==> flow/design.v <==
/*verilator lint_off MULTITOP*/
module num_rpad #(
    parameter int IN_WIDTH  = 32,
    parameter int OUT_WIDTH = 32
) (
    input  logic [ IN_WIDTH-1:0] in,
    output logic [OUT_WIDTH-1:0] out
);
  localparam int EXTEND = OUT_WIDTH - IN_WIDTH;
  assign out = {in, {EXTEND{1'b0}}};
endmodule
module num_sneg #(
    parameter int WIDTH = 32
) (
    input  logic signed [WIDTH-1:0] in,
    output logic signed [WIDTH-1:0] out
);
  assign out = -in;
endmodule
module num_sabs #(
    parameter int WIDTH = 32
) (
    input  logic signed [WIDTH-1:0] in,
    output logic signed [WIDTH-1:0] out
);
  assign out = in[WIDTH-1] ? -in : in;
endmodule
module num_min #(
    parameter int WIDTH = 32
) (
    input  logic [WIDTH-1:0] left,
    input  logic [WIDTH-1:0] right,
    output logic [WIDTH-1:0] out
);
  assign out = (left < right) ? left : right;
endmodule
module num_max #(
    parameter int WIDTH = 32
) (
    input  logic [WIDTH-1:0] left,
    input  logic [WIDTH-1:0] right,
    output logic [WIDTH-1:0] out
);
  assign out = (left > right) ? left : right;
endmodule
module num_smin #(
    parameter int WIDTH = 32
) (
    input  logic signed [WIDTH-1:0] left,
    input  logic signed [WIDTH-1:0] right,
    output logic signed [WIDTH-1:0] out
);
  assign out = (left < right) ? left : right;
endmodule
module num_smax #(
    parameter int WIDTH = 32
) (
    input  logic signed [WIDTH-1:0] left,
    input  logic signed [WIDTH-1:0] right,
    output logic signed [WIDTH-1:0] out
);
  assign out = (left > right) ? left : right;
endmodule
module num_ssignbit #(
    parameter int WIDTH = 32
) (
    input logic signed [WIDTH-1:0] in,
    output logic out
);
  assign out = in[WIDTH-1];
endmodule
module num_sadd #(
    parameter int LEFT_WIDTH = 32,
    parameter int LEFT_LSB = 0,
    parameter int RIGHT_WIDTH = 32,
    parameter int RIGHT_LSB = 0,
    parameter int OUT_WIDTH = 33
) (
    input  logic signed [ LEFT_WIDTH-1:0] left,
    input  logic signed [RIGHT_WIDTH-1:0] right,
    output logic signed [  OUT_WIDTH-1:0] out
);
  logic signed [  LEFT_LSB+LEFT_WIDTH-1:0] left_aligned;
  logic signed [RIGHT_LSB+RIGHT_WIDTH-1:0] right_aligned;
  assign left_aligned = {left, {LEFT_LSB{1'b0}}};
  assign right_aligned = {right, {RIGHT_LSB{1'b0}}};
  assign out = left_aligned + right_aligned;
endmodule
module num_smul #(
    parameter int LEFT_WIDTH = 32,
    parameter int RIGHT_WIDTH = 32,
    parameter int OUT_WIDTH = 64,
    parameter int OUT_LSB = 0
) (
    input  logic signed [ LEFT_WIDTH-1:0] left,
    input  logic signed [RIGHT_WIDTH-1:0] right,
    input  logic                          go,
    input  logic                          reset,
    input  logic                          clk,
    output logic signed [  OUT_WIDTH-1:0] out,
    output logic                          done
);
  logic [1:0] done_buffer;
  assign done = done_buffer[1];
  logic signed [       LEFT_WIDTH-1:0] left_tmp;
  logic signed [      RIGHT_WIDTH-1:0] right_tmp;
  logic signed [OUT_LSB+OUT_WIDTH-1:0] out_tmp;
  assign out = out_tmp[OUT_LSB+OUT_WIDTH-1:OUT_LSB];
  always_ff @(posedge clk) begin
    if (go) begin
      done_buffer[0] <= 1;
      done_buffer[1] <= done_buffer[0];
    end else begin
      done_buffer <= 0;
    end
  end
  always_ff @(posedge clk) begin
    if (!reset && go) begin
      left_tmp  <= left;
      right_tmp <= right;
    end else begin
      left_tmp  <= 0;
      right_tmp <= 0;
    end
  end
  always_ff @(posedge clk) begin
    if (reset) begin
      out_tmp <= 0;
    end else if (go) begin
      out_tmp <= left_tmp * right_tmp;
    end else begin
      out_tmp <= out_tmp;
    end
  end
endmodule
module smul_q31 (
    input  logic        clk,
    input  logic        reset,
    input  logic        go,
    input  logic [31:0] left,
    input  logic [31:0] right,
    output logic [31:0] out,
    output logic        done
);
  num_smul #(
      .LEFT_WIDTH (32),
      .RIGHT_WIDTH(32),
      .OUT_WIDTH  (32),
      .OUT_LSB    (31)
  ) mul (
      .left (left),
      .right(right),
      .go   (go),
      .reset(reset),
      .clk  (clk),
      .out  (out),
      .done (done)
  );
endmodule
export LEC_CHECK = 0
export ABC_AREA = 0
export CAP_MARGIN = 20
export CELL_PAD_IN_SITES_DETAIL_PLACEMENT = 2
export CELL_PAD_IN_SITES_GLOBAL_PLACEMENT = 3
export CORE_MARGIN = 8
export CORE_UTILIZATION = 64
export CTS_CLUSTER_SIZE = 66
export GPL_ROUTABILITY_DRIVEN = 0
export SETUP_SLACK_MARGIN = 1.5
export SLEW_MARGIN = 20
export TNS_END_PERCENT = 55
create_clock -name core_clock -period 10.5 [get_ports {clk}]
run.sh (not shown) runs the stock make flow with config.mk's settings and CLKGATE_MAP_FILE=.
The first run stopped in global placement without I/O on GPL-0301.
Edit:
Settings changed: ABC_AREA 0 to unset, CELL_PAD_IN_SITES_DETAIL_PLACEMENT 2 to unset, CELL_PAD_IN_SITES_GLOBAL_PLACEMENT 3 to unset, CORE_MARGIN 8 to 2, CORE_UTILIZATION 64 to 72, GPL_ROUTABILITY_DRIVEN 0 to unset, MAX_ROUTING_LAYER set to met4, SETUP_SLACK_MARGIN 1.5 to unset, TNS_END_PERCENT 55 to unset.
Clock period 10.5 ns to 7.08 ns, I/O delays scaled along.
After rerunning: This time the run finished but failed the layout checks on setup timing; synthesized cell count stays the same; area after synthesis is unchanged; die area fell by 19%.
Edit:
Settings changed: ABC_AREA set to 1, CAP_MARGIN 20 to 5, CTS_CLUSTER_DIAMETER set to 395, HOLD_SLACK_MARGIN set to 0.3.
Clock period 7.08 ns to 6.01 ns, I/O delays scaled along.
=> The new run died in global routing with GRT-0116; area after synthesis rose by 6.6%; die size rose by 6.5%; synthesized cell count rose by 31%.
Edit:
Settings changed: ABC_AREA 1 to unset, CAP_MARGIN 5 to 20, CTS_CLUSTER_DIAMETER 395 to unset, CTS_CLUSTER_SIZE 66 to unset, HOLD_SLACK_MARGIN 0.3 to unset, MAX_ROUTING_LAYER met4 to unset, PLACE_DENSITY set to 0.42.
Clock period 6.01 ns to 9.72 ns, I/O delays scaled along.
The new run finished with timing, DRC and antenna clean.
Area after synthesis came out lower by 6.2%.
Die area came out lower by 6.1%.
Synthesized cell count came out lower by 24%.
Edit:
Settings changed: TNS_END_PERCENT set to 10.
Clock period 9.72 ns to 12.4 ns, I/O delays scaled along.
Result: The changed run went through all stages and came out clean. Hold slack degrades by 0.011 ns. Die area stays the same. Setup slack improves by 2.7 ns. Non-clock buffer count falls by 26.
Edit:
Settings changed: CORE_ASPECT_RATIO set to 0.5, CTS_CLUSTER_DIAMETER set to 373, CTS_CLUSTER_SIZE set to 95, PLACE_DENSITY 0.42 to unset, SETUP_SLACK_MARGIN set to 0.39.
Clock period 12.4 ns to 5.67 ns, I/O delays scaled along.
Effect:
- Now the flow finished but fails on setup timing
- worst hold slack got worse by 0.0091 ns
- synthesized area is unchanged
- via count increases by about 7%
- sequential share of layout area fell by 0.41 points
- setup slack loses 5.5 ns
- flip-flop count stays the same
- wire length increases by 2.4%
